$ cat constraint.sdc
create_clock -name core_clock -period 7.45 [get_ports {clk}]
set_input_delay 1.4900 -clock core_clock [delete_from_list [all_inputs] [get_ports {clk}]]
set_output_delay 1.4900 -clock core_clock [all_outputs]
set_load 0.01 [all_outputs]
$ cat run.sh
#!/bin/bash
# the make line also repeats each setting of config.mk as NAME=value (left out here)
make -C /OpenROAD-flow-scripts/flow DESIGN_CONFIG=/design/flow/config.mk WORK_HOME=/design/flow/orfs CLKGATE_MAP_FILE= finish
$ cat config.mk
export PLATFORM = sky130hd
export DESIGN_NAME = MAC_Unit
export DESIGN_NICKNAME = MAC_Unit
export VERILOG_FILES = /design/flow/design.v
export SDC_FILE = /design/flow/constraint.sdc
export NUM_CORES = 4
export LEC_CHECK = 0
export CAP_MARGIN = 20
export CORE_MARGIN = 2
export CORE_UTILIZATION = 72
export CTS_CLUSTER_DIAMETER = 26
export PLACE_DENSITY = 0.35
export SLEW_MARGIN = 20
$ cat design.v
module MAC_Unit #(parameter WIDTH=32) (
    input logic clk,
    input logic reset,
    input  logic [WIDTH-1:0] a,
    input  logic [WIDTH-1:0] b,
    output logic [WIDTH*2-1:0] result
);
    logic [WIDTH-1:0] a_reg, b_reg;
    logic [WIDTH*2-1:0] mult_result;  
    always_ff@(posedge clk or posedge reset) begin
        if (reset) begin
            a_reg <= '0;
            b_reg <= '0;
            mult_result <= '0;
            result <= '0;
        end else begin
            a_reg <= a;
            b_reg <= b;
            mult_result <= a_reg * b_reg;  
            result <= mult_result + result;  
        end 
    end
endmodule
==> out/results.tsv, run 1 <==
stage	metric	value	unit
final_timing	rsz0062_at_grt	yes	
layout	fin_nets	6010	
grt	grt.busiest_layer	met2	
hold_path	min_from	mult_result[0]	
floorplanning	design.portCount	130	
hold_path	holdPathEnd	result[0]	
final_timing	fmax	131.7	MHz
final_timing	fin_tns_setup	-773.9	ps
grt	grt_pass1_vias	35157	
placement	place_congestion	0.9852	
placement	numPortBuffers	129	
synthesis	ys_top_logic_family	adder cells	
setup_path	path_buffers	7	
detailed_routing	wl	119200	um
synthesis	synth_flops	192	
setup_path	reg2reg_to	mult_result[59]	
setup_path	r2r_setup_slack	-140	ps
final_timing	hold_viol	0	
synthesis	xor_area_frac	0.02588	
final_timing	drv_slew	0	
final_timing	fin_skew	27.70	ps
layout	areaGrowthSynthToFinish	15.11	%
synthesis	syn_inst	4432	
setup_path	reg2reg_depth	27	
grt	grt_max_degree	86	
outcome	checkFailReasons	setup timing	
run	maxCapViolations	0	
cts	numCtsBuffers	17	
detailed_routing	drtPass1Iterations	6	
floorplanning	die_x	245.4	um
synthesis	ys_sh_adder	0.5251	
synthesis	yosys-stat-area	41960	um^2
setup_path	required	7890	ps
synthesis	yosys_most_used_dff	dfrtp_1	
synthesis	ys_warn_count	1	
grt	grt_use_total	0.4070	
synthesis	syn_avg_cell_area	9.468	um^2
setup_path	crit_path_end_kind	flip-flop	
final_timing	worst_slew_pin_slew	836.0	ps
cts	hold_buffers	0	
synthesis	synthTopCellsByCount	921 x inv_1, 897 x fa_1, 637 x and2_1, 500 x nand2_1, 326 x ha_1	
synthesis	aoi_share	0.06923	
grt	globalRoute.totalOverflow	0	
final_timing	period_used_share	1.019	
synthesis	yosys_cells	4432	
setup_path	critPathMostFrequentCell	fa_1	
setup_path	cp_top_family	adder cells	
grt	use_met3	0.06832	
setup_path	worst_path_max_delay_cell	fa_1	
cts	cts_root_buf	clkbuf_16	
setup_path	cp_num_cells	27	
synthesis	synthDominantCellAreaShare	0.4279	
setup_path	startpoint	b_reg[2]	
synthesis	ys_types	76	
floorplanning	fp-utilization	0.7273	
synthesis	synthArstFlopShare	1.000	
cts	clk_pin_slew	90	ps
run	warnings	30	
detailed_routing	post-route-drc-count	0	
setup_path	cp-start-kind	flip-flop	
hold_path	hold_path_depth	1	
setup_path	crit_path_end	mult_result[59]	
final_timing	slew_headroom	0.4426	
detailed_routing	routed_via_density	5.939	
detailed_routing	antenna_left	0	
synthesis	synth-edff-count	0	
detailed_routing	num_vias	32662	
outcome	status	finished with violations	
setup_path	r2r-start	b_reg[2]	
synthesis	ys_seq_share	0.1145	
final_timing	setup_ws	-141.8	ps
synthesis	ys_sh_mux	0.0002385	
setup_path	slowest_delay	570	ps
cts	clkLatencyLatePin	520	ps
synthesis	syn_area	41960	um^2
detailed_routing	drtIter0Drc	2499	
cts	cts-htree-levels	4	
synthesis	synth.net_count	5721	
layout	fin_area	48300	um^2
detailed_routing	post_drt_wl_per_cell	21.68	um
setup_path	worstPathMaxFanout	5	
placement	hpwlAfterDp	95220	um
grt	grt_util_met2	0.6655	
layout	utilization	0.8372	
cts	cts_tree	built	
grt	grt.met1_usage	0.5065	
cts	clk_path_buf_depth	2	
synthesis	synth.area.top_cells	fa_1 43%, dfrtp_1 11%, ha_1 9.7%	
synthesis	post_synth_and_or_nand_nor_area_fraction	0.1622	
final_timing	fin_crit	7592	ps
floorplanning	fp-row-count	88	
grt	grt_pass1_wl	186300	um
setup_path	crit_type	flip-flop to flip-flop	
synthesis	most_common_cell	inv_1	
floorplanning	dieArea	60230	um^2
grt	antenna_found_initial	2	
hold_path	hold_class	flip-flop to flip-flop	
final_timing	setup_viol	11	
placement	placed_cell_area	46370	um^2
setup_path	cp.arrival	8030	ps
floorplanning	core	57700	um^2
cts	clkSinkCount	192	
synthesis	yosys.area.top_type	fa_1	
floorplanning	dieHeight	245.4	um
-- metal layers --
layer	vias up	wire, um	part of all wire
met1	16449	42000	0.35
met2	1794	57770	0.48
met4	2	9101	0.076
li1	13838	-	-
met5	-	12	0.00010
met3	579	10360	0.087
-- timing repair --
action | 4_1_cts | 5_1_grt
setup endpoints to repair | 17 | 22
setup buffers | 15 | 27
gates cloned | 1 | 3
pin swaps | 83 | 93
resized | 92 | 153
-- final cells by class --
type,instances,area [um^2]
repair buffers,497,4910
diodes,1,2.502
inverters,921,3465
clock inverters,14,145.1
clock buffers,18,429.2
multi-input cells,3092,33570
flip-flops and latches,192,4826
well taps,765,957.2
fillers,3409,9394
-- per-stage QoR --
step	hold WS [ps]	cells	setup slack (ps)
after floorplan	443.0	4432	234.1
after global placement	448.5	5426	-203.0
after detailed placement	468.4	5426	-351.7
after CTS	488.2	5471	-49.42
after global routing	506.7	5499	-357.7
final	484.6	5500	-141.8
==> inputs of run 2 (changes only) <==
- ABC_AREA: unset -> 0
- CAP_MARGIN: 20 -> 40
- CORE_ASPECT_RATIO: unset -> 0.5
- CORE_MARGIN: 2 -> 7
- CORE_UTILIZATION: 72 -> 61
- CTS_CLUSTER_DIAMETER: 26 -> 258
- CTS_CLUSTER_SIZE: unset -> 98
- HOLD_SLACK_MARGIN: unset -> 0.28
- MAX_ROUTING_LAYER: unset -> met4
- PLACE_DENSITY: 0.35 -> 0.42
- SETUP_SLACK_MARGIN: unset -> -0.9
- SLEW_MARGIN: 20 -> 15
- TNS_END_PERCENT: unset -> 30
- clock period: 7.45 -> 9.0 ns (I/O delays scaled with it)
==> out/results.tsv, run 2 <==
stage	metric	value	unit	change
outcome	status	complete, no violations		
detailed_routing	drtPass1Iterations	6		unchanged
setup_path	required	9430	ps	+1540 ps
detailed_routing	post-route-drc-count	0		unchanged
setup_path	r2r_setup_slack	640	ps	+780 ps
floorplanning	fp-row-count	67		-24%
run	warnings	28		-6.7%
setup_path	worst_path_max_delay_cell	dfrtp_1		
synthesis	synthDominantCellAreaShare	0.4279		unchanged
setup_path	cp.arrival	8790	ps	+760 ps
floorplanning	die_x	384.9	um	+57%
synthesis	ys_top_logic_family	adder cells		
synthesis	most_common_cell	inv_1		
setup_path	crit_path_end	mult_result[59]		
final_timing	period_used_share	0.9289		-0.09013
grt	antenna_found_initial	7		+5
setup_path	cp_top_family	adder cells		
floorplanning	dieHeight	199.5	um	-19%
setup_path	cp_num_cells	26		-3.7%
detailed_routing	wl	118600	um	-0.55%
synthesis	ys_seq_share	0.1145		unchanged
grt	grt_pass1_vias	32666		-7.1%
grt	grt_pass1_wl	184700	um	-0.83%
cts	cts_tree	built		
cts	hold_buffers	0		unchanged
synthesis	yosys-stat-area	41960	um^2	unchanged
setup_path	reg2reg_depth	26		-3.7%
cts	clkSinkCount	192		unchanged
grt	grt_use_total	0.3248		-0.08214
final_timing	worst_slew_pin_slew	935.6	ps	+99.53 ps
floorplanning	design.portCount	130		unchanged
setup_path	critPathMostFrequentCell	fa_1		
synthesis	ys_types	76		unchanged
grt	grt_max_degree	97		+13%
floorplanning	core	67480	um^2	+17%
final_timing	slew_headroom	0.3763		-0.06635
synthesis	synth.area.top_cells	fa_1 43%, dfrtp_1 11%, ha_1 9.7%		
cts	cts_root_buf	clkbuf_16		
hold_path	holdPathEnd	result[0]		
hold_path	min_from	mult_result[0]		
final_timing	fin_skew	22.43	ps	-5.270 ps
synthesis	xor_area_frac	0.02588		unchanged
synthesis	synth.net_count	5721		unchanged
synthesis	yosys_cells	4432		unchanged
layout	areaGrowthSynthToFinish	7.377	%	
synthesis	yosys.area.top_type	fa_1		
placement	numPortBuffers	129		unchanged
synthesis	synthTopCellsByCount	921 x inv_1, 897 x fa_1, 637 x and2_1, 500 x nand2_1, 326 x ha_1		
synthesis	aoi_share	0.06923		unchanged
hold_path	hold_class	flip-flop to flip-flop		
synthesis	synth_flops	192		unchanged
synthesis	syn_inst	4432		unchanged
final_timing	hold_viol	0		unchanged
final_timing	setup_viol	0		-11
detailed_routing	num_vias	30840		-5.6%
setup_path	path_buffers	6		-1
synthesis	yosys_most_used_dff	dfrtp_1		
synthesis	ys_sh_mux	0.0002385		unchanged
placement	hpwlAfterDp	98520	um	+3.5%
detailed_routing	drtIter0Drc	2576		+3.1%
detailed_routing	antenna_left	0		unchanged
cts	clk_pin_slew	100	ps	about the same
synthesis	ys_sh_adder	0.5251		unchanged
cts	numCtsBuffers	17		unchanged
detailed_routing	post_drt_wl_per_cell	22.10	um	+1.9%
setup_path	worstPathMaxFanout	18		+13
placement	placed_cell_area	44320	um^2	-4.4%
setup_path	crit_path_end_kind	flip-flop		
layout	fin_area	45060	um^2	-6.7%
synthesis	post_synth_and_or_nand_nor_area_fraction	0.1622		unchanged
placement	place_congestion	0.9812		-0.41%
layout	fin_nets	5741		-4.5%
setup_path	crit_type	flip-flop to flip-flop		
cts	cts-htree-levels	4		unchanged
synthesis	synth-edff-count	0		unchanged
synthesis	syn_avg_cell_area	9.468	um^2	unchanged
final_timing	fin_tns_setup	0	ps	+773.9 ps
run	maxCapViolations	0		unchanged
layout	nFillCells	5461		+60%
setup_path	cp-start-kind	flip-flop		
synthesis	ys_warn_count	1		unchanged
setup_path	reg2reg_to	mult_result[59]		
synthesis	synthArstFlopShare	1.000		unchanged
floorplanning	dieArea	76780	um^2	+27%
cts	cts_setup_buffers	0		-15
setup_path	r2r-start	a_reg[8]		
setup_path	slowest_delay	900	ps	+330 ps
final_timing	rsz0062_at_grt	no		
setup_path	startpoint	a_reg[8]		
synthesis	syn_area	41960	um^2	unchanged
hold_path	hold_path_depth	1		unchanged
floorplanning	fp-utilization	0.6218		-0.1055
final_timing	drv_slew	0		unchanged
cts	clkLatencyLatePin	520	ps	about the same
cts	clk_path_buf_depth	2		unchanged
cts	cts_resized	0		-100%
detailed_routing	routed_via_density	5.747		-3.2%
grt	globalRoute.totalOverflow	0		unchanged
final_timing	fin_crit	8360	ps	+768.3 ps
final_timing	fmax	119.6	MHz	-9.2%
run 2: final cells by class:
| type | count | area [um^2] | area share |
|---|---|---|---|
| timing repair buffer | 228 | 2170 | 0.04815 |
| antenna | 4 | 10.01 | 0.0002221 |
| inverter | 921 | 3465 | 0.07689 |
| clock buffer | 17 | 425.4 | 0.009441 |
| clock inverter | 15 | 217.7 | 0.004832 |
| tap | 897 | 1122 | 0.02491 |
| multi-input combinational | 3092 | 32840 | 0.7289 |
| sequential | 192 | 4805 | 0.1066 |
run 2: metal layers:
layer | vias up | track usage | wire, um
met3 | 185 | 0.06719 | 10060
li1 | 13290 | - | -
met2 | 1271 | 0.4882 | 53220
met4 | 0 | 0.08629 | 2934
met5 | - | - | 0
met1 | 16094 | 0.4556 | 52370
run 2: stage by stage:
step	setup slack, ps	utilization	hold slack (ps)	cells
after floorplan	1784	-	443.0	4432
after global placement	715.8	0.6548	448.7	5319
after detailed placement	705.7	0.6567	462.6	5325
after CTS	671.4	0.6662	486.0	5357
after global routing	226.0	0.6677	504.3	5365
final	639.9	0.6677	481.7	5366
==> inputs of run 3 (changes only) <==
- ABC_AREA: 0 -> unset
- CAP_MARGIN: 40 -> 15
- CORE_ASPECT_RATIO: 0.5 -> unset
- CORE_MARGIN: 7 -> 3
- CORE_UTILIZATION: 61 -> 54
- CTS_CLUSTER_DIAMETER: 258 -> unset
- CTS_CLUSTER_SIZE: 98 -> unset
- HOLD_SLACK_MARGIN: 0.28 -> unset
- MAX_ROUTING_LAYER: met4 -> unset
- MIN_ROUTING_LAYER: unset -> met2
- PLACE_DENSITY: 0.42 -> unset
- PLACE_DENSITY_LB_ADDON: unset -> 0.0
- SETUP_SLACK_MARGIN: -0.9 -> 2.65
- SLEW_MARGIN: 15 -> 20
- TNS_END_PERCENT: 30 -> 60
- clock period: 9.0 -> 13.8 ns (I/O delays scaled with it)
==> out/results.tsv, run 3 <==
stage	metric	value	unit	change
setup_path	critPathMostFrequentCell	fa_1		
cts	cts_tree	built		
grt	grt_pass1_wl	194100	um	+5.1%
detailed_routing	post_drt_wl_per_cell	22.72	um	+2.8%
setup_path	slowest_delay	1100	ps	+200 ps
synthesis	synth_flops	192		unchanged
setup_path	crit_path_end_kind	flip-flop		
synthesis	synth.net_count	5721		unchanged
setup_path	path_buffers	4		-2
cts	clkSinkCount	192		unchanged
final_timing	fin_tns_setup	0	ps	unchanged
cts	cts-htree-levels	4		unchanged
setup_path	cp-start-kind	flip-flop		
hold_path	hold_class	flip-flop to flip-flop		
synthesis	synthArstFlopShare	1.000		unchanged
hold_path	hold_path_depth	1		unchanged
floorplanning	design.portCount	130		unchanged
floorplanning	dieArea	81090	um^2	+5.6%
final_timing	fin_crit	8789	ps	+429.1 ps
final_timing	drv_slew	0		unchanged
synthesis	yosys.area.top_type	fa_1		
setup_path	worst_path_max_delay_cell	dfrtp_2		
synthesis	yosys_most_used_dff	dfrtp_1		
detailed_routing	drtIter0Drc	6692		+160%
grt	grt_use_total	0.4669		+0.1421
synthesis	synth.area.top_cells	fa_1 43%, dfrtp_1 11%, ha_1 9.7%		
grt	grt.busiest_layer	met3		
grt	use_met3	0.6064		+0.5392
placement	numPortBuffers	129		unchanged
hold_path	min_from	mult_result[0]		
grt	grt_max_degree	75		-23%
synthesis	syn_avg_cell_area	9.468	um^2	unchanged
synthesis	ys_sh_adder	0.5251		unchanged
detailed_routing	wl	123900	um	+4.5%
placement	place_congestion	0.9566		-2.5%
synthesis	synthDominantCellAreaShare	0.4279		unchanged
setup_path	cp_top_family	adder cells		
synthesis	syn_area	41960	um^2	unchanged
cts	clk_pin_slew	100	ps	about the same
setup_path	startpoint	b_reg[11]		
setup_path	required	14250	ps	+4820 ps
grt	grt.met1_usage	0		-0.4556
cts	clkLatencyLatePin	530	ps	about the same
setup_path	reg2reg_to	mult_result[60]		
detailed_routing	num_vias	40621		+32%
setup_path	r2r_setup_slack	5010	ps	+4370 ps
outcome	status	complete, no violations		
grt	grt_pass1_vias	48414		+48%
grt	grt_util_met2	0.5605		+0.07230
detailed_routing	drtPass1Iterations	7		+1
run	warnings	26		-7.1%
final_timing	fmax	113.8	MHz	-4.9%
synthesis	most_common_cell	inv_1		
floorplanning	fp-row-count	101		+51%
cts	cts_setup_buffers	0		unchanged
floorplanning	fp-utilization	0.5489		-0.07296
final_timing	slew_headroom	0.2780		-0.09830
final_timing	hold_viol	0		unchanged
setup_path	cp.arrival	9230	ps	+440 ps
placement	post-place-ws	5424	ps	+4718 ps
synthesis	yosys-stat-area	41960	um^2	unchanged
synthesis	aoi_share	0.06923		unchanged
hold_path	holdPathEnd	result[0]		
final_timing	rsz0062_at_grt	no		
final_timing	worst_slew_pin_slew	1083	ps	+147.4 ps
setup_path	crit_type	flip-flop to flip-flop		
final_timing	setup_viol	0		unchanged
synthesis	ys_warn_count	1		unchanged
layout	fin_nets	5700		-0.71%
floorplanning	dieHeight	284.8	um	+43%
setup_path	crit_path_end	mult_result[60]		
final_timing	fin_skew	28.37	ps	+5.934 ps
synthesis	ys_sh_mux	0.0002385		unchanged
cts	hold_buffers	0		unchanged
final_timing	period_used_share	0.6369		-0.2920
synthesis	syn_inst	4432		unchanged
cts	cts_root_buf	clkbuf_16		
setup_path	r2r-start	b_reg[11]		
layout	nFillCells	7011		+28%
synthesis	xor_area_frac	0.02588		unchanged
synthesis	ys_seq_share	0.1145		unchanged
setup_path	worstPathMaxFanout	32		+14
final_timing	setup_ws	5011	ps	+4371 ps
grt	antenna_found_initial	0		-7
synthesis	synthTopCellsByCount	921 x inv_1, 897 x fa_1, 637 x and2_1, 500 x nand2_1, 326 x ha_1		
detailed_routing	routed_via_density	7.445		+30%
cts	cts_resized	0		unchanged
cts	numCtsBuffers	17		unchanged
synthesis	yosys_cells	4432		unchanged
detailed_routing	post-route-drc-count	0		unchanged
synthesis	ys_top_logic_family	adder cells		
setup_path	reg2reg_depth	24		-7.7%
detailed_routing	antenna_left	0		unchanged
synthesis	post_synth_and_or_nand_nor_area_fraction	0.1622		unchanged
floorplanning	die_x	284.8	um	-26%
floorplanning	core	76450	um^2	+13%
grt	globalRoute.totalOverflow	0		unchanged
run	maxCapViolations	0		unchanged
synthesis	synth-edff-count	0		unchanged
synthesis	ys_types	76		unchanged
setup_path	path_cells	and2_1, fa_1, fa_1, inv_1, fa_1, fa_1, fa_1, inv_1, fa_1, fa_1, inv_1, fa_1, inv_1, ha_1, a21oi_1, o21bai_1, a41oi_1, o31ai_1, nor3b_1, o31ai_2, nor4b_2, a31oi_1, o21a_1, xnor2_1		
placement	hpwlAfterDp	88940	um	-9.7%
setup_path	cp_num_cells	24		-7.7%
cts	clk_path_buf_depth	2		unchanged
layout	areaGrowthSynthToFinish	6.640	%	
run 3: final cells by class:
| class | instances | area, um^2 | area share |
|---|---|---|---|
| clock buffers | 17 | 425.4 | 0.009506 |
| well taps | 1030 | 1289 | 0.02880 |
| flip-flops and latches | 192 | 4827 | 0.1079 |
| diodes | 3 | 7.507 | 0.0001678 |
| inverters | 921 | 3465 | 0.07742 |
| multi-input cells | 3092 | 32840 | 0.7340 |
| repair buffers | 187 | 1727 | 0.03859 |
| clock inverters | 14 | 165.2 | 0.003691 |
run 3: metal layers:
layer / up-vias / part of all wire
li1: 13128 / -
met1: 15181 / 0
met2: 10870 / 0.49
met3: 1410 / 0.38
met4: 32 / 0.12
met5: - / 0.0063
run 3: per-stage QoR:
step                      area [um^2]    util  std cells  hold slack, ps
after global routing            44740  0.5852       5453           514.1
after CTS                       44740  0.5852       5453           489.7
after floorplan                 41960       -       4432           443.0
after detailed placement        44150  0.5775       5422           470.7
after global placement          44150  0.5775       5422           455.0
final                           44750  0.5853       5456           485.8
==> inputs of run 4 (changes only) <==
- CAP_MARGIN: 15 -> 20
- CORE_MARGIN: 3 -> 2
- CORE_UTILIZATION: 54 -> 40
- MIN_ROUTING_LAYER: met2 -> unset
- PLACE_DENSITY_LB_ADDON: 0.0 -> unset
- SETUP_SLACK_MARGIN: 2.65 -> unset
- TNS_END_PERCENT: 60 -> unset
- clock period: 13.8 -> 10.6 ns (I/O delays scaled with it)
==> out/results.tsv, run 4 <==
stage	metric	value	unit	change
synthesis	synth.area.top_cells	fa_1 43%, dfrtp_1 11%, ha_1 9.7%		
floorplanning	fp-utilization	0.4043		-0.1446
synthesis	synth.net_count	5721		unchanged
synthesis	aoi_share	0.06923		unchanged
cts	cts-htree-levels	4		unchanged
setup_path	cp.arrival	9420	ps	+190 ps
synthesis	yosys_cells	4432		unchanged
synthesis	synthDominantCellAreaShare	0.4279		unchanged
cts	clk_path_buf_depth	2		unchanged
synthesis	synthTopCellsByCount	921 x inv_1, 897 x fa_1, 637 x and2_1, 500 x nand2_1, 326 x ha_1		
synthesis	syn_avg_cell_area	9.468	um^2	unchanged
hold_path	min_from	mult_result[0]		
detailed_routing	post-route-drc-count	0		unchanged
setup_path	path_buffers	5		+1
setup_path	cp_top_family	adder cells		
run	maxCapViolations	0		unchanged
detailed_routing	num_vias	29687		-27%
final_timing	rsz0062_at_grt	no		
synthesis	synth-edff-count	0		unchanged
synthesis	ys_sh_mux	0.0002385		unchanged
floorplanning	dieArea	107500	um^2	+33%
cts	cts_setup_buffers	0		unchanged
layout	nFillCells	10103		+44%
final_timing	period_used_share	0.8471		+0.2102
final_timing	fmax	111.4	MHz	-2.1%
placement	place_congestion	0.8873		-7.2%
grt	globalRoute.totalOverflow	0		unchanged
setup_path	reg2reg_to	mult_result[60]		
cts	clk_pin_slew	90	ps	about the same
synthesis	ys_top_logic_family	adder cells		
grt	grt_max_degree	95		+27%
synthesis	yosys.area.top_type	fa_1		
setup_path	reg2reg_depth	25		+4.2%
final_timing	setup_viol	0		unchanged
final_timing	hold_viol	0		unchanged
setup_path	r2r_setup_slack	1620	ps	-3390 ps
floorplanning	core	103800	um^2	+36%
layout	final_cells	5813		+6.5%
synthesis	ys_types	76		unchanged
setup_path	cp-start-kind	flip-flop		
synthesis	most_common_cell	inv_1		
final_timing	fin_tns_setup	0	ps	unchanged
layout	fin_nets	5707		+0.12%
synthesis	xor_area_frac	0.02588		unchanged
placement	dp_cells	5779		+6.6%
placement	hpwlAfterDp	92850	um	+4.4%
hold_path	hold_class	flip-flop to flip-flop		
placement	numPortBuffers	129		unchanged
setup_path	crit_type	flip-flop to flip-flop		
detailed_routing	drtPass1Iterations	6		-1
detailed_routing	post_drt_wl_per_cell	20.19	um	-11%
floorplanning	die_x	327.9	um	+15%
detailed_routing	antenna_left	0		unchanged
synthesis	syn_inst	4432		unchanged
layout	areaGrowthSynthToFinish	7.854	%	
setup_path	startpoint	a_reg[16]		
cts	numCtsBuffers	17		unchanged
run	warnings	26		unchanged
synthesis	ys_seq_share	0.1145		unchanged
floorplanning	dieHeight	327.9	um	+15%
grt	grt_pass1_vias	32453		-33%
floorplanning	design.portCount	130		unchanged
detailed_routing	top_layer	met4		
setup_path	required	11040	ps	-3210 ps
synthesis	post_synth_and_or_nand_nor_area_fraction	0.1622		unchanged
setup_path	worst_path_max_delay_cell	dfrtp_1		
hold_path	holdPathEnd	result[0]		
setup_path	cp_num_cells	25		+4.2%
synthesis	synthArstFlopShare	1.000		unchanged
detailed_routing	dr_wl_met3	6358	um	-87%
setup_path	critPathMostFrequentCell	fa_1		
cts	cts_root_buf	clkbuf_16		
synthesis	yosys-stat-area	41960	um^2	unchanged
detailed_routing	routed_via_density	5.107		-31%
synthesis	ys_sh_adder	0.5251		unchanged
detailed_routing	drtIter0Drc	1701		-75%
layout	fin_area	45260	um^2	+1.1%
grt	grt_pass1_wl	186700	um	-3.8%
detailed_routing	drt-met1-wl	46320	um	+46320 um
final_timing	fin_skew	18.51	ps	-9.856 ps
synthesis	synth_flops	192		unchanged
detailed_routing	dr_wl_met2	58640	um	-4.1%
final_timing	fin_crit	8979	ps	+189.7 ps
cts	hold_buffers	0		unchanged
cts	clkSinkCount	192		unchanged
outcome	status	complete, no violations		
placement	placed_cell_area	44630	um^2	+1.1%
setup_path	worstPathMaxFanout	21		-34%
synthesis	yosys_most_used_dff	dfrtp_1		
final_timing	slew_headroom	0.2580		-0.01998
setup_path	crit_path_end	mult_result[60]		
grt	grt_use_total	0.2287		-0.2382
floorplanning	fp-row-count	118		+17%
setup_path	slowest_delay	990	ps	-110 ps
hold_path	hold_path_depth	1		unchanged
synthesis	ys_warn_count	1		unchanged
detailed_routing	wl	117400	um	-5.3%
cts	cts_tree	built		
grt	antenna_found_initial	4		+4
setup_path	r2r-start	a_reg[16]		
final_timing	drv_slew	0		unchanged
synthesis	syn_area	41960	um^2	unchanged
setup_path	crit_path_end_kind	flip-flop		
cts	clkLatencyLatePin	540	ps	about the same
cts	cts_resized	0		unchanged
final_timing	worst_slew_pin_slew	1113	ps	+29.98 ps
==> run 4: final cells by class <==
cell class / instances / area, um^2 / area share
sequential: 192 / 4820 / 0.1065
clock inverter: 15 / 193.9 / 0.004285
inverter: 921 / 3465 / 0.07655
clock buffer: 17 / 425.4 / 0.009400
antenna: 2 / 5.005 / 0.0001106
multi-input combinational: 3092 / 32840 / 0.7257
timing repair buffer: 194 / 1779 / 0.03931
tap: 1380 / 1727 / 0.03815
==> run 4: per-layer routing <==
metal,vias up,track usage
li1,13215,-
met1,15383,0.2868
met2,857,0.3906
met3,232,0.03104
met4,0,0.1080
met5,-,0
==> run 4: metrics by stage <==
step                      worst slack, ps  hold slack (ps)  utilization
final                                1621            477.4       0.4360
after CTS                            1657            482.3       0.4360
after floorplan                      3253            443.0            -
after global placement               1720            448.4       0.4300
after detailed placement             1703            453.6       0.4300
after global routing                 1278            493.8       0.4360
==> inputs of run 5 (changes only) <==
- CORE_UTILIZATION: 40 -> 59
- clock period: 10.6 -> 4.49 ns (I/O delays scaled with it)
==> out/results.tsv, run 5 <==
stage	metric	value	unit	change
final_timing	setup_viol	56		+56
detailed_routing	drtIter0Drc	1677		-1.4%
placement	numPortBuffers	129		unchanged
grt	grt_max_degree	81		-15%
synthesis	syn_area	41960	um^2	unchanged
synthesis	synth.area.top_cells	fa_1 43%, dfrtp_1 11%, ha_1 9.7%		
detailed_routing	routed_via_density	5.394		+5.6%
synthesis	most_common_cell	inv_1		
grt	grt_pass1_wl	182600	um	-2.2%
floorplanning	design.portCount	130		unchanged
grt	grt.busiest_layer	met2		
setup_path	cp_num_cells	27		+8.0%
floorplanning	dieHeight	270.7	um	-17%
synthesis	ys_sh_adder	0.5251		unchanged
setup_path	path_buffers	7		+2
final_timing	period_used_share	1.658		+0.8105
floorplanning	dieArea	73270	um^2	-32%
cts	clk_pin_slew	100	ps	about the same
placement	post-place-ws	-3117	ps	-4820 ps
synthesis	synth.net_count	5721		unchanged
setup_path	crit_type	flip-flop to flip-flop		
floorplanning	die_x	270.7	um	-17%
placement	hpwlAfterDp	94040	um	+1.3%
synthesis	yosys_most_used_dff	dfrtp_1		
synthesis	syn_inst	4432		unchanged
detailed_routing	drtPass1Iterations	5		-1
floorplanning	core	70270	um^2	-32%
synthesis	synthArstFlopShare	1.000		unchanged
grt	grt.met1_usage	0.4022		+0.1154
synthesis	xor_area_frac	0.02588		unchanged
setup_path	cp_top_family	adder cells		
cts	clkSinkCount	192		unchanged
final_timing	rsz0062_at_grt	yes		
hold_path	holdPathEnd	result[0]		
grt	globalRoute.totalOverflow	0		unchanged
hold_path	hold_path_depth	1		unchanged
layout	fin_nets	6115		+7.1%
layout	comb_area	34270	um^2	+4.3%
layout	areaGrowthSynthToFinish	20.14	%	
setup_path	slowest_delay	520	ps	-470 ps
setup_path	startpoint	b_reg[9]		
detailed_routing	num_vias	31180		+5.0%
cts	cts_tree	built		
cts	numCtsBuffers	17		unchanged
cts	clk_path_buf_depth	2		unchanged
synthesis	synth_flops	192		unchanged
cts	hold_buffers	0		unchanged
synthesis	aoi_share	0.06923		unchanged
synthesis	yosys.area.top_type	fa_1		
layout	nFillCells	5356		-47%
synthesis	ys_top_logic_family	adder cells		
synthesis	yosys-stat-area	41960	um^2	unchanged
final_timing	fin_skew	28.98	ps	+10.47 ps
synthesis	syn_avg_cell_area	9.468	um^2	unchanged
final_timing	slew_headroom	0.5698		+0.3118
hold_path	min_from	mult_result[0]		
run	maxCapViolations	0		unchanged
setup_path	crit_path_end_kind	flip-flop		
final_timing	fmax	134.4	MHz	+21%
final_timing	fin_crit	7443	ps	-1536 ps
floorplanning	fp-row-count	97		-18%
grt	use_met3	0.03586		+0.004818
setup_path	critPathMostFrequentCell	fa_1		
synthesis	ys_types	76		unchanged
final_timing	setup_ws	-2953	ps	-4574 ps
grt	grt_pass1_vias	33832		+4.2%
grt	antenna_found_initial	1		-3
hold_path	hold_class	flip-flop to flip-flop		
final_timing	hold_viol	0		unchanged
synthesis	synth-edff-count	0		unchanged
detailed_routing	post-route-drc-count	0		unchanged
setup_path	worstPathMaxFanout	9		-57%
setup_path	reg2reg_depth	27		+8.0%
synthesis	synthTopCellsByCount	921 x inv_1, 897 x fa_1, 637 x and2_1, 500 x nand2_1, 326 x ha_1		
detailed_routing	wl	112300	um	-4.3%
outcome	status	finished with violations		
setup_path	cp.arrival	7870	ps	-1550 ps
synthesis	yosys_cells	4432		unchanged
detailed_routing	antenna_left	0		unchanged
synthesis	synthDominantCellAreaShare	0.4279		unchanged
synthesis	ys_warn_count	1		unchanged
setup_path	crit_path_end	mult_result[59]		
final_timing	drv_slew	0		unchanged
layout	flop_area	4830	um^2	+0.21%
layout	utilization	0.7174		+0.2814
setup_path	r2r_setup_slack	-2950	ps	-4570 ps
synthesis	post_synth_and_or_nand_nor_area_fraction	0.1622		unchanged
setup_path	required	4920	ps	-6120 ps
placement	place_congestion	0.9315		+5.0%
setup_path	worst_path_max_delay_cell	fa_1		
setup_path	cp-start-kind	flip-flop		
synthesis	ys_sh_mux	0.0002385		unchanged
floorplanning	fp-utilization	0.5972		+0.1929
cts	cts-htree-levels	4		unchanged
setup_path	reg2reg_to	mult_result[59]		
grt	grt_use_total	0.3222		+0.09350
cts	clkLatencyLatePin	510	ps	-30 ps
grt	grt_util_met2	0.5659		+0.1754
final_timing	worst_slew_pin_slew	636.6	ps	-476.4 ps
setup_path	r2r-start	b_reg[9]		
synthesis	ys_seq_share	0.1145		unchanged
outcome	checkFailReasons	setup timing		
cts	cts_root_buf	clkbuf_16		
detailed_routing	post_drt_wl_per_cell	19.43	um	-3.8%
run	warnings	31		+19%
## run 5: metal layers
layer | part of all wire | vias up
met1 | 0.39 | 16122
met3 | 0.040 | 239
met4 | 0.049 | 0
met2 | 0.52 | 767
met5 | 0 | -
li1 | - | 14052
## run 5: repair_timing
item / CTS / global route
endpoints found under the setup margin: 56 / 56
buffers inserted: 38 / 23
pin swaps: 124 / 91
hold endpoints to repair: 0 / 0
gates cloned: 1 / 0
resized: 218 / 133
## run 5: final cells by class
cell class              count  share of cell area
multi-input cells        3092              0.6797
repair buffers            602              0.1202
flip-flops and latches    192             0.09580
inverters                 921             0.06865
well taps                 940             0.02333
clock buffers              17            0.008438
clock inverters            15            0.003847
diodes                      1          0.00004964
## run 5: metrics by stage
step	area, um^2	hold slack (ps)	cells	setup TNS (ps)
floorplan	42440	443.0	4432	-97430
global placement	47900	457.2	5694	-131820
detailed placement	47900	498.1	5694	-134880
CTS	49740	519.0	5759	-128940
global route	50420	533.5	5780	-138850
finish	50420	502.5	5780	-129180
==> inputs of run 6 (changes only) <==
- CAP_MARGIN: 20 -> 35
- CELL_PAD_IN_SITES_GLOBAL_PLACEMENT: unset -> 0
- CORE_ASPECT_RATIO: unset -> 1.28
- CORE_UTILIZATION: 59 -> 71
- CTS_CLUSTER_DIAMETER: unset -> 354
- GPL_ROUTABILITY_DRIVEN: unset -> 1
- GPL_TIMING_DRIVEN: unset -> 1
- MAX_ROUTING_LAYER: unset -> met4
- MIN_ROUTING_LAYER: unset -> met1
- PLACE_DENSITY_LB_ADDON: unset -> 0.01
- SETUP_SLACK_MARGIN: unset -> 1.48
- clock period: 4.49 -> 5.19 ns (I/O delays scaled with it)
==> out/results.tsv, run 6 <==
stage	metric	value	unit	change
outcome	status	finished with violations		
outcome	checkFailReasons	setup timing		
cts	clk_pin_slew	90	ps	about the same
hold_path	hold_path_depth	1		unchanged
detailed_routing	drtIter0Drc	2938		+75%
cts	numCtsBuffers	17		unchanged
final_timing	worst_slew_pin_slew	708.8	ps	+72.14 ps
detailed_routing	antenna_left	0		unchanged
cts	clk_path_buf_depth	2		unchanged
synthesis	ys_warn_count	1		unchanged
setup_path	cp_top_family	adder cells		
cts	cts-htree-levels	4		unchanged
floorplanning	fp-utilization	0.7197		+0.1225
setup_path	slowest_delay	540	ps	+20 ps
placement	hpwlAfterDp	92240	um	-1.9%
synthesis	syn_avg_cell_area	9.468	um^2	unchanged
synthesis	synth.area.top_cells	fa_1 43%, dfrtp_1 11%, ha_1 9.7%		
synthesis	syn_area	41960	um^2	unchanged
setup_path	cp-start-kind	flip-flop		
detailed_routing	post_drt_wl_per_cell	21.34	um	+9.8%
floorplanning	design.portCount	130		unchanged
final_timing	fmax	131.9	MHz	-1.9%
final_timing	fin_hold_ws	514.3	ps	+11.80 ps
setup_path	crit_path_end	mult_result[60]		
setup_path	worstPathMaxFanout	4		-5
layout	nFillCells	3088		-42%
setup_path	path_buffers	7		unchanged
synthesis	yosys-stat-area	41960	um^2	unchanged
detailed_routing	post-route-drc-count	0		unchanged
synthesis	ys_types	76		unchanged
grt	globalRoute.totalOverflow	0		unchanged
synthesis	aoi_share	0.06923		unchanged
run	maxCapViolations	0		unchanged
setup_path	crit_type	flip-flop to flip-flop		
final_timing	fin_tns_setup	-98700	ps	+30480 ps
synthesis	synth-edff-count	0		unchanged
final_timing	slew_headroom	0.5211		-0.04875
synthesis	ys_seq_share	0.1145		unchanged
hold_path	hold_class	flip-flop to flip-flop		
final_timing	rsz0062_at_grt	yes		
detailed_routing	routed_via_density	5.906		+9.5%
synthesis	synthArstFlopShare	1.000		unchanged
synthesis	synthDominantCellAreaShare	0.4279		unchanged
setup_path	reg2reg_to	mult_result[60]		
synthesis	yosys_cells	4432		unchanged
placement	numPortBuffers	129		unchanged
synthesis	post_synth_and_or_nand_nor_area_fraction	0.1622		unchanged
floorplanning	dieArea	61080	um^2	-17%
synthesis	ys_top_logic_family	adder cells		
final_timing	fin_skew	29.69	ps	+0.7049 ps
grt	grt_pass1_wl	182100	um	-0.30%
setup_path	cp.arrival	7960	ps	+90 ps
floorplanning	dieHeight	279.0	um	+3.1%
setup_path	r2r-start	b_reg[2]		
grt	grt_use_total	0.3979		+0.07566
cts	clkSinkCount	192		unchanged
detailed_routing	num_vias	33175		+6.4%
layout	utilization	0.8591		+0.1416
synthesis	yosys_most_used_dff	dfrtp_1		
run	warnings	31		unchanged
synthesis	ys_sh_adder	0.5251		unchanged
placement	place_congestion	0.9766		+4.8%
final_timing	setup_viol	55		-1.8%
final_timing	period_used_share	1.461		-0.1964
final_timing	fin_crit	7584	ps	+141.2 ps
grt	antenna_found_initial	3		+2
detailed_routing	drtPass1Iterations	6		+1
cts	cts_tree	built		
setup_path	critPathMostFrequentCell	fa_1		
setup_path	crit_path_end_kind	flip-flop		
hold_path	min_from	mult_result[0]		
layout	comb_area	34510	um^2	+0.72%
synthesis	synth.net_count	5721		unchanged
detailed_routing	wl	119900	um	+6.7%
setup_path	reg2reg_depth	27		unchanged
synthesis	ys_sh_mux	0.0002385		unchanged
floorplanning	die_x	218.9	um	-19%
layout	areaGrowthSynthToFinish	19.36	%	
cts	cts_root_buf	clkbuf_16		
layout	flop_area	4831	um^2	about the same
grt	grt_pass1_vias	35507		+5.0%
setup_path	cp_num_cells	27		unchanged
synthesis	syn_inst	4432		unchanged
synthesis	xor_area_frac	0.02588		unchanged
grt	grt_max_degree	102		+26%
setup_path	worst_path_max_delay_cell	fa_1		
synthesis	synth_flops	192		unchanged
final_timing	hold_viol	0		unchanged
floorplanning	fp-row-count	100		+3.1%
synthesis	yosys.area.top_type	fa_1		
setup_path	startpoint	b_reg[2]		
floorplanning	core	58310	um^2	-17%
synthesis	synthTopCellsByCount	921 x inv_1, 897 x fa_1, 637 x and2_1, 500 x nand2_1, 326 x ha_1		
final_timing	setup_ws	-2394	ps	+558.8 ps
final_timing	drv_slew	0		unchanged
cts	clkLatencyLatePin	520	ps	about the same
synthesis	most_common_cell	inv_1		
layout	fin_nets	6125		+0.16%
hold_path	holdPathEnd	result[0]		
setup_path	required	5560	ps	+640 ps
setup_path	r2r_setup_slack	-2390	ps	+560 ps
-- run 6: what timing repair did --
action | CTS | global route
endpoints found under the setup margin | 59 | 62
hold buffers | 0 | 0
pin swaps | 77 | 116
buffers inserted | 25 | 29
resized | 170 | 180
gates cloned | 0 | 1
-- run 6: area by class of cell --
class | instances | share of cell area
flip-flops and latches | 192 | 0.09645
clock buffers | 20 | 0.009318
diodes | 3 | 0.0001499
well taps | 765 | 0.01911
multi-input cells | 3092 | 0.6890
inverters | 921 | 0.06909
clock inverters | 12 | 0.002348
repair buffers | 612 | 0.1145
-- run 6: routing by layer --
metal / routed length (um) / global-route usage
met5: 0 / -
met4: 5136 / 0.1337
met3: 10680 / 0.07614
met2: 59200 / 0.6480
met1: 44860 / 0.5040
-- run 6: through the flow --
step	worst slack [ps]	std cells	instance area [um^2]
3_5_place_dp	-2337	5527	47470
2_1_floorplan	-1752	4432	42460
3_3_place_gp	-2153	5527	47470
4_1_cts	-2170	5584	49090
5_1_grt	-2588	5617	50090
6_report	-2394	5617	50090
==> inputs of run 7 (changes only) <==
- ABC_AREA: unset -> 1
- CAP_MARGIN: 35 -> 20
- CELL_PAD_IN_SITES_GLOBAL_PLACEMENT: 0 -> 2
- CORE_ASPECT_RATIO: 1.28 -> unset
- CORE_MARGIN: 2 -> 10
- CORE_UTILIZATION: 71 -> 72
- CTS_CLUSTER_DIAMETER: 354 -> unset
- GPL_ROUTABILITY_DRIVEN: 1 -> unset
- GPL_TIMING_DRIVEN: 1 -> unset
- MAX_ROUTING_LAYER: met4 -> unset
- PLACE_DENSITY_LB_ADDON: 0.01 -> unset
- SETUP_SLACK_MARGIN: 1.48 -> unset
- clock period: 5.19 -> 5.4 ns (I/O delays scaled with it)
==> out/results.tsv, run 7 <==
stage	metric	value	unit	change
synthesis	syn_area	46930	um^2	+12%
outcome	error	[ERROR GPL-0301] Utilization 136.443 % exceeds 100%.		
synthesis	synth_flops	192		unchanged
floorplanning	fp-row-count	93		-7.0%
synthesis	ys_seq_share	0.1024		-0.01211
floorplanning	dieHeight	275.3	um	-1.3%
floorplanning	dieArea	75790	um^2	+24%
synthesis	ys_top_logic_family	adder cells		
synthesis	syn_avg_cell_area	7.215	um^2	-24%
synthesis	synthTopCellsByCount	2176 x nand2_1, 2126 x inv_1, 897 x fa_1, 326 x ha_1, 208 x nor2_1		
synthesis	synthDominantCellAreaShare	0.3827		-0.04527
synthesis	syn_inst	6504		+47%
synthesis	synth.area.top_cells	fa_1 38%, nand2_1 17%, inv_1 17%		
outcome	stop_stage	global placement without I/O (3_1_place_gp_skip_io)		
synthesis	synthArstFlopShare	1.000		unchanged
synthesis	aoi_share	0.01160		-0.05764
synthesis	xor_area_frac	0.01269		-0.01319
floorplanning	fp-utilization	0.7280		+0.008261
floorplanning	core	64460	um^2	+11%
outcome	status	aborted with a tool error		
synthesis	ys_sh_mux	0		-0.0002385
synthesis	most_common_cell	nand2_1		
synthesis	ys_warn_count	1		unchanged
synthesis	yosys_cells	6504		+47%
synthesis	ys_types	23		-70%
floorplanning	die_x	275.3	um	+26%
synthesis	synth-edff-count	0		unchanged
synthesis	yosys.area.top_type	fa_1		
synthesis	ys_sh_adder	0.4696		-0.05556
synthesis	yosys_most_used_dff	dfrtp_1		
synthesis	yosys-stat-area	46930	um^2	+12%
synthesis	synth.net_count	7793		+36%
synthesis	post_synth_and_or_nand_nor_area_fraction	0.2183		+0.05605
==> inputs of run 8 (changes only) <==
- ABC_AREA: 1 -> unset
- CAP_MARGIN: 20 -> 35
- CELL_PAD_IN_SITES_GLOBAL_PLACEMENT: 2 -> 0
- CORE_ASPECT_RATIO: unset -> 1.28
- CORE_MARGIN: 10 -> 2
- CTS_CLUSTER_DIAMETER: unset -> 354
- GPL_ROUTABILITY_DRIVEN: unset -> 1
- GPL_TIMING_DRIVEN: unset -> 1
- HOLD_SLACK_MARGIN: unset -> -0.04
- MAX_ROUTING_LAYER: unset -> met4
- PLACE_DENSITY: unset -> 0.39
- SETUP_SLACK_MARGIN: unset -> -0.46
- clock period: 5.4 -> 4.59 ns (I/O delays scaled with it)
==> out/results.tsv, run 8 <==
stage	metric	value	unit	change
setup_path	startpoint	b_reg[9]		
cts	clk_pin_slew	80	ps	
setup_path	crit_path_end_kind	flip-flop		
cts	hold_buffers	0		
setup_path	r2r_setup_slack	-2870	ps	
setup_path	worstPathMaxFanout	6		
layout	areaGrowthSynthToFinish	19.67	%	
outcome	status	finished with violations		
synthesis	synth.area.top_cells	fa_1 43%, dfrtp_1 11%, ha_1 9.7%		
run	warnings	31		
floorplanning	core	57930	um^2	-10%
setup_path	slowest_delay	580	ps	
setup_path	cp_num_cells	25		
cts	numCtsBuffers	17		
synthesis	ys_sh_mux	0.0002385		+0.0002385
setup_path	worst_path_max_delay_cell	fa_1		
synthesis	ys_sh_adder	0.5251		+0.05556
grt	grt_max_degree	85		
synthesis	syn_area	41960	um^2	-11%
setup_path	crit_path_end	mult_result[60]		
layout	fin_area	50220	um^2	
hold_path	min_from	mult_result[0]		
floorplanning	design.portCount	130		
synthesis	xor_area_frac	0.02588		+0.01319
synthesis	synth_flops	192		unchanged
outcome	checkFailReasons	setup timing		
setup_path	path_buffers	5		
synthesis	synthTopCellsByCount	921 x inv_1, 897 x fa_1, 637 x and2_1, 500 x nand2_1, 326 x ha_1		
hold_path	hold_class	flip-flop to flip-flop		
hold_path	hold_path_depth	1		
cts	cts_tree	built		
cts	clk_path_buf_depth	2		
synthesis	syn_inst	4432		-32%
cts	cts-htree-levels	4		
synthesis	synth-edff-count	0		unchanged
hold_path	holdPathEnd	result[0]		
detailed_routing	antenna_left	0		
final_timing	rsz0062_at_grt	yes		
final_timing	fin_crit	7465	ps	
layout	utilization	0.8669		
grt	antenna_found_initial	1		
detailed_routing	post_drt_wl_per_cell	20.93	um	
setup_path	r2r-start	b_reg[9]		
setup_path	reg2reg_depth	25		
setup_path	cp-start-kind	flip-flop		
placement	placed_cell_area	47450	um^2	
final_timing	setup_viol	56		
setup_path	cp_top_family	adder cells		
final_timing	fmax	134.0	MHz	
synthesis	most_common_cell	inv_1		
detailed_routing	num_vias	32879		
final_timing	hold_viol	0		
final_timing	worst_slew_pin_slew	680.9	ps	
placement	place_congestion	0.9561		
synthesis	yosys_most_used_dff	dfrtp_1		
run	maxCapViolations	0		
grt	globalRoute.totalOverflow	0		
floorplanning	dieArea	60240	um^2	-21%
final_timing	drv_slew	0		
detailed_routing	drtIter0Drc	2664		
placement	numPortBuffers	129		
final_timing	period_used_share	1.626		
floorplanning	dieHeight	277.1	um	+0.66%
cts	clkLatencyLatePin	510	ps	
final_timing	fin_skew	31.46	ps	
synthesis	ys_seq_share	0.1145		+0.01211
synthesis	syn_avg_cell_area	9.468	um^2	+31%
final_timing	slew_headroom	0.5398		
setup_path	reg2reg_to	mult_result[60]		
final_timing	setup_ws	-2875	ps	
synthesis	yosys-stat-area	41960	um^2	-11%
layout	fin_nets	6139		
synthesis	yosys_cells	4432		-32%
cts	cts_root_buf	clkbuf_16		
synthesis	synth.net_count	5721		-27%
placement	hpwlAfterDp	92000	um	
grt	grt_pass1_wl	180800	um	
grt	grt_use_total	0.3994		
synthesis	synthArstFlopShare	1.000		unchanged
synthesis	synthDominantCellAreaShare	0.4279		+0.04527
floorplanning	fp-utilization	0.7244		-0.003598
detailed_routing	routed_via_density	5.843		
synthesis	ys_top_logic_family	adder cells		
detailed_routing	wl	117800	um	
detailed_routing	post-route-drc-count	0		
grt	grt_pass1_vias	35515		
synthesis	ys_warn_count	1		unchanged
setup_path	required	4970	ps	
layout	nFillCells	3005		
synthesis	aoi_share	0.06923		+0.05764
synthesis	yosys.area.top_type	fa_1		
detailed_routing	drtPass1Iterations	8		
synthesis	post_synth_and_or_nand_nor_area_fraction	0.1622		-0.05605
setup_path	crit_type	flip-flop to flip-flop		
synthesis	ys_types	76		+230%
floorplanning	die_x	217.4	um	-21%
floorplanning	fp-row-count	100		+7.5%
setup_path	critPathMostFrequentCell	fa_1		
cts	clkSinkCount	192		
setup_path	cp.arrival	7840	ps	
run 8: area by class of cell:
| cell class | instances | area (um^2) | share of cell area |
|---|---|---|---|
| antenna | 2 | 5.005 | 0.00009966 |
| clock buffer | 18 | 429.2 | 0.008546 |
| clock inverter | 11 | 135.1 | 0.002691 |
| inverter | 921 | 3461 | 0.06892 |
| multi-input combinational | 3092 | 34350 | 0.6841 |
| sequential | 192 | 4843 | 0.09645 |
| tap | 765 | 957.2 | 0.01906 |
| timing repair buffer | 626 | 6033 | 0.1201 |
run 8: layer usage:
layer	part of all wire	track usage
met1	0.37	0.5097
met2	0.50	0.6473
met3	0.091	0.07600
met4	0.042	0.1335
met5	0	-
run 8: through the flow:
stage | hold slack, ps | setup slack [ps] | instances | TNS, ps
2_1_floorplan | 443.0 | -2352 | 4432 | -91930
3_3_place_gp | 448.8 | -2756 | 5521 | -117310
3_5_place_dp | 463.4 | -2873 | 5521 | -122890
4_1_cts | 482.1 | -2794 | 5589 | -118540
5_1_grt | 498.7 | -3139 | 5626 | -134490
6_report | 480.2 | -2875 | 5627 | -125140
run 8: repair_timing:
item | 4_1_cts | 5_1_grt
setup buffers | 44 | 44
hold endpoints to repair | 0 | 0
gates cloned | 2 | 4
resized | 186 | 208
pin swaps | 93 | 127
endpoints found under the setup margin | 55 | 55
==> inputs of run 9 (changes only) <==
- CORE_ASPECT_RATIO: 1.28 -> 1.0
- CORE_UTILIZATION: 72 -> 71
- HOLD_SLACK_MARGIN: -0.04 -> unset
- PLACE_DENSITY: 0.39 -> unset
- SETUP_SLACK_MARGIN: -0.46 -> -0.41
- clock period: 4.59 -> 5.18 ns (I/O delays scaled with it)
==> out/results.tsv, run 9 <==
stage	metric	value	unit	change
cts	clk_path_buf_depth	2		unchanged
synthesis	xor_area_frac	0.02588		unchanged
cts	clkSinkCount	192		unchanged
final_timing	rsz0062_at_grt	yes		
synthesis	ys_types	76		unchanged
synthesis	synth-edff-count	0		unchanged
placement	place_congestion	0.9702		+1.5%
grt	grt_max_degree	112		+32%
detailed_routing	post-route-drc-count	0		unchanged
setup_path	r2r-start	b_reg[2]		
synthesis	synthDominantCellAreaShare	0.4279		unchanged
synthesis	yosys_most_used_dff	dfrtp_1		
synthesis	post_synth_and_or_nand_nor_area_fraction	0.1622		unchanged
final_timing	drv_slew	0		unchanged
synthesis	syn_inst	4432		unchanged
setup_path	r2r_setup_slack	-2420	ps	+460 ps
hold_path	holdPathEnd	result[0]		
synthesis	ys_seq_share	0.1145		unchanged
setup_path	worstPathMaxFanout	5		-1
cts	hold_buffers	0		unchanged
hold_path	min_from	mult_result[0]		
floorplanning	design.portCount	130		unchanged
cts	cts-htree-levels	4		unchanged
setup_path	cp-start-kind	flip-flop		
hold_path	hold_class	flip-flop to flip-flop		
layout	areaGrowthSynthToFinish	18.86	%	
floorplanning	fp-row-count	89		-11%
cts	numCtsBuffers	17		unchanged
setup_path	crit_path_end	mult_result[61]		
setup_path	required	5630	ps	+660 ps
cts	clkLatencyLatePin	530	ps	+20 ps
synthesis	aoi_share	0.06923		unchanged
floorplanning	dieHeight	247.1	um	-11%
run	maxCapViolations	0		unchanged
layout	utilization	0.8499		-0.01694
setup_path	crit_path_end_kind	flip-flop		
detailed_routing	antenna_left	0		unchanged
final_timing	setup_ws	-2418	ps	+456.3 ps
final_timing	setup_viol	55		-1.8%
placement	hpwlAfterDp	92550	um	+0.59%
detailed_routing	wl	116300	um	-1.3%
floorplanning	core	58690	um^2	+1.3%
final_timing	hold_viol	0		unchanged
placement	numPortBuffers	129		unchanged
synthesis	synth.net_count	5721		unchanged
hold_path	hold_path_depth	1		unchanged
detailed_routing	drtPass1Iterations	7		-1
outcome	status	finished with violations		
cts	cts_root_buf	clkbuf_16		
setup_path	worst_path_max_delay_cell	fa_1		
grt	grt_pass1_vias	35420		-0.27%
setup_path	path_buffers	6		+1
cts	cts_tree	built		
final_timing	period_used_share	1.467		-0.1594
detailed_routing	num_vias	32674		-0.62%
setup_path	reg2reg_depth	25		unchanged
outcome	checkFailReasons	setup timing		
synthesis	yosys-stat-area	41960	um^2	unchanged
synthesis	synth.area.top_cells	fa_1 43%, dfrtp_1 11%, ha_1 9.7%		
setup_path	crit_type	flip-flop to flip-flop		
setup_path	critPathMostFrequentCell	fa_1		
detailed_routing	post_drt_wl_per_cell	20.67	um	-1.3%
grt	grt_use_total	0.3996		about the same
final_timing	fmax	131.6	MHz	-1.8%
synthesis	synthTopCellsByCount	921 x inv_1, 897 x fa_1, 637 x and2_1, 500 x nand2_1, 326 x ha_1		
layout	fin_nets	6127		-0.20%
detailed_routing	drtIter0Drc	2296		-14%
cts	clk_pin_slew	90	ps	about the same
synthesis	ys_sh_adder	0.5251		unchanged
synthesis	ys_top_logic_family	adder cells		
final_timing	worst_slew_pin_slew	767.7	ps	+86.79 ps
synthesis	synthArstFlopShare	1.000		unchanged
floorplanning	fp-utilization	0.7151		-0.009313
setup_path	startpoint	b_reg[2]		
setup_path	reg2reg_to	mult_result[61]		
synthesis	yosys_cells	4432		unchanged
grt	globalRoute.totalOverflow	0		unchanged
synthesis	most_common_cell	inv_1		
synthesis	synth_flops	192		unchanged
synthesis	ys_warn_count	1		unchanged
run	warnings	33		+6.5%
setup_path	cp_num_cells	25		unchanged
final_timing	fin_skew	28.40	ps	-3.062 ps
setup_path	slowest_delay	570	ps	about the same
floorplanning	dieArea	61060	um^2	+1.4%
setup_path	cp_top_family	adder cells		
floorplanning	die_x	247.1	um	+14%
synthesis	syn_area	41960	um^2	unchanged
grt	antenna_found_initial	3		+2
synthesis	yosys.area.top_type	fa_1		
final_timing	slew_headroom	0.4812		-0.05865
detailed_routing	routed_via_density	5.807		-0.62%
setup_path	cp.arrival	8050	ps	+210 ps
synthesis	syn_avg_cell_area	9.468	um^2	unchanged
final_timing	fin_crit	7598	ps	+133.7 ps
grt	grt_pass1_wl	180700	um	about the same
synthesis	ys_sh_mux	0.0002385		unchanged
-- run 9: through the flow --
step	setup TNS [ps]	setup slack [ps]	area (um^2)	hold WS (ps)	instances
after global placement	-92840	-2336	47410	451.6	5530
after detailed placement	-96830	-2506	47410	475.2	5530
final	-93770	-2418	49880	490.6	5627
after floorplan	-60250	-1762	42410	443.0	4432
after global routing	-102180	-2522	49880	504.9	5627
after CTS	-92670	-2344	49000	496.5	5598
-- run 9: final cells by class --
| type | count | area (um^2) |
|---|---|---|
| clock buffer | 18 | 439.2 |
| fill | 3243 | 8807 |
| sequential | 192 | 4846 |
| tap | 773 | 967.2 |
| timing repair buffer | 614 | 5834 |
| multi-input combinational | 3092 | 34160 |
| inverter | 921 | 3463 |
| clock inverter | 14 | 158.9 |
| antenna | 3 | 7.507 |
-- run 9: per-layer routing --
| layer | GRT usage | wire, um | vias up |
|---|---|---|---|
| met2 | 0.6686 | 60020 | 1479 |
| li1 | - | - | 14076 |
| met4 | 0.2571 | 9006 | 0 |
| met3 | 0.05459 | 7222 | 531 |
| met1 | 0.4537 | 40040 | 16588 |
| met5 | - | 0 | - |
-- run 9: repair_timing --
item / in CTS / in global routing
pin swaps: 82 / 141
buffers inserted: 45 / 36
cloned: 0 / 1
resized: 172 / 192
setup endpoints to repair: 54 / 55
==> inputs of run 10 (changes only) <==
- CELL_PAD_IN_SITES_GLOBAL_PLACEMENT: 0 -> 1
- CORE_ASPECT_RATIO: 1.0 -> 1.28
- CORE_UTILIZATION: 71 -> 58
- SETUP_SLACK_MARGIN: -0.41 -> 1.01
- clock period: 5.18 -> 6.77 ns (I/O delays scaled with it)
==> out/results.tsv, run 10 <==
stage	metric	value	unit	change
outcome	status	finished with violations		
outcome	checkFailReasons	setup timing		
detailed_routing	drtPass1Iterations	6		-1
setup_path	worst_path_max_delay_cell	fa_1		
synthesis	aoi_share	0.06923		unchanged
detailed_routing	wl	111500	um	-4.1%
synthesis	xor_area_frac	0.02588		unchanged
setup_path	startpoint	b_reg[2]		
placement	hpwlAfterDp	95030	um	+2.7%
synthesis	ys_seq_share	0.1145		unchanged
final_timing	worst_slew_pin_slew	751.1	ps	-16.69 ps
setup_path	cp.arrival	7850	ps	-200 ps
synthesis	ys_sh_mux	0.0002385		unchanged
setup_path	r2r-start	b_reg[2]		
floorplanning	dieHeight	308.3	um	+25%
synthesis	synthArstFlopShare	1.000		unchanged
synthesis	synth.net_count	5721		unchanged
cts	clk_pin_slew	100	ps	about the same
run	maxCapViolations	0		unchanged
detailed_routing	post_drt_wl_per_cell	19.31	um	-6.6%
final_timing	period_used_share	1.101		-0.3660
synthesis	syn_inst	4432		unchanged
grt	grt_pass1_wl	181200	um	+0.26%
hold_path	min_from	mult_result[0]		
cts	clkLatencyLatePin	510	ps	-20 ps
floorplanning	design.portCount	130		unchanged
setup_path	slowest_delay	580	ps	about the same
detailed_routing	routed_via_density	5.352		-7.8%
detailed_routing	post-route-drc-count	0		unchanged
synthesis	yosys_most_used_dff	dfrtp_1		
floorplanning	core	71660	um^2	+22%
cts	cts-htree-levels	4		unchanged
setup_path	r2r_setup_slack	-680	ps	+1740 ps
cts	cts_root_buf	clkbuf_16		
setup_path	critPathMostFrequentCell	fa_1		
floorplanning	die_x	241.7	um	-2.2%
final_timing	setup_viol	36		-35%
synthesis	ys_types	76		unchanged
synthesis	ys_warn_count	1		unchanged
synthesis	syn_area	41960	um^2	unchanged
floorplanning	fp-utilization	0.5856		-0.1295
setup_path	crit_path_end	mult_result[60]		
hold_path	hold_class	flip-flop to flip-flop		
final_timing	setup_ws	-682.6	ps	+1736 ps
cts	clkSinkCount	192		unchanged
final_timing	fin_tns_setup	-13970	ps	+79800 ps
synthesis	post_synth_and_or_nand_nor_area_fraction	0.1622		unchanged
layout	nFillCells	5770		+78%
grt	grt_max_degree	97		-13%
setup_path	path_buffers	7		+1
final_timing	rsz0062_at_grt	yes		
layout	areaGrowthSynthToFinish	18.75	%	about the same
synthesis	yosys-stat-area	41960	um^2	unchanged
synthesis	yosys_cells	4432		unchanged
final_timing	fin_skew	27.04	ps	-1.355 ps
placement	numPortBuffers	129		unchanged
setup_path	reg2reg_depth	27		+8.0%
floorplanning	fp-row-count	111		+25%
synthesis	most_common_cell	inv_1		
setup_path	required	7170	ps	+1540 ps
grt	globalRoute.totalOverflow	0		unchanged
hold_path	holdPathEnd	result[0]		
final_timing	fin_crit	7453	ps	-145.6 ps
setup_path	crit_type	flip-flop to flip-flop		
cts	cts_tree	built		
final_timing	slew_headroom	0.4993		+0.01810
run	warnings	31		-6.1%
grt	grt_pass1_vias	33780		-4.6%
detailed_routing	num_vias	30915		-5.4%
synthesis	synth-edff-count	0		unchanged
synthesis	synthDominantCellAreaShare	0.4279		unchanged
synthesis	yosys.area.top_type	fa_1		
synthesis	syn_avg_cell_area	9.468	um^2	unchanged
synthesis	ys_sh_adder	0.5251		unchanged
cts	clk_path_buf_depth	2		unchanged
final_timing	hold_viol	0		unchanged
cts	numCtsBuffers	17		unchanged
placement	post-place-ws	-785.5	ps	+1720 ps
setup_path	worstPathMaxFanout	6		+1
detailed_routing	drtIter0Drc	1508		-34%
grt	grt_use_total	0.3210		-0.07859
final_timing	drv_slew	0		unchanged
final_timing	fmax	134.2	MHz	+2.0%
setup_path	cp_num_cells	27		+8.0%
synthesis	synth_flops	192		unchanged
grt	antenna_found_initial	1		-2
hold_path	hold_path_depth	1		unchanged
detailed_routing	antenna_left	0		unchanged
setup_path	crit_path_end_kind	flip-flop		
cts	hold_buffers	0		unchanged
detailed_routing	antenna_cells	0		-3
## run 10: final cells by class
class	count	area, um^2	share of cell area
clock buffer	17	425.4	0.008537
tap	960	1201	0.02410
sequential	192	4836	0.09704
multi-input combinational	3092	34090	0.6842
timing repair buffer	579	5635	0.1131
clock inverter	15	180.2	0.003616
inverter	921	3461	0.06945
## run 10: metrics by stage
stage / cell area (um^2) / instances / hold WS [ps] / util
after floorplan: 42370 / 4432 / 443.0 / -
after global placement: 47560 / 5695 / 447.2 / 0.6636
after detailed placement: 47560 / 5695 / 459.8 / 0.6636
after CTS: 49230 / 5758 / 480.4 / 0.6870
after global routing: 49830 / 5776 / 500.9 / 0.6954
final: 49830 / 5776 / 477.7 / 0.6954
## run 10: what timing repair did
action,4_1_cts,5_1_grt
cloned,2,2
setup endpoints to repair,52,55
buffers inserted,29,16
pin swaps,70,69
gates resized,172,110
## run 10: layer usage
layer	vias up	part of all wire	track usage	routed length, um
li1	13990	-	-	-
met1	16012	0.43	0.4270	48500
met2	788	0.50	0.5392	55610
met3	125	0.048	0.03394	5337
met4	0	0.019	0.06804	2082
met5	-	0	-	0
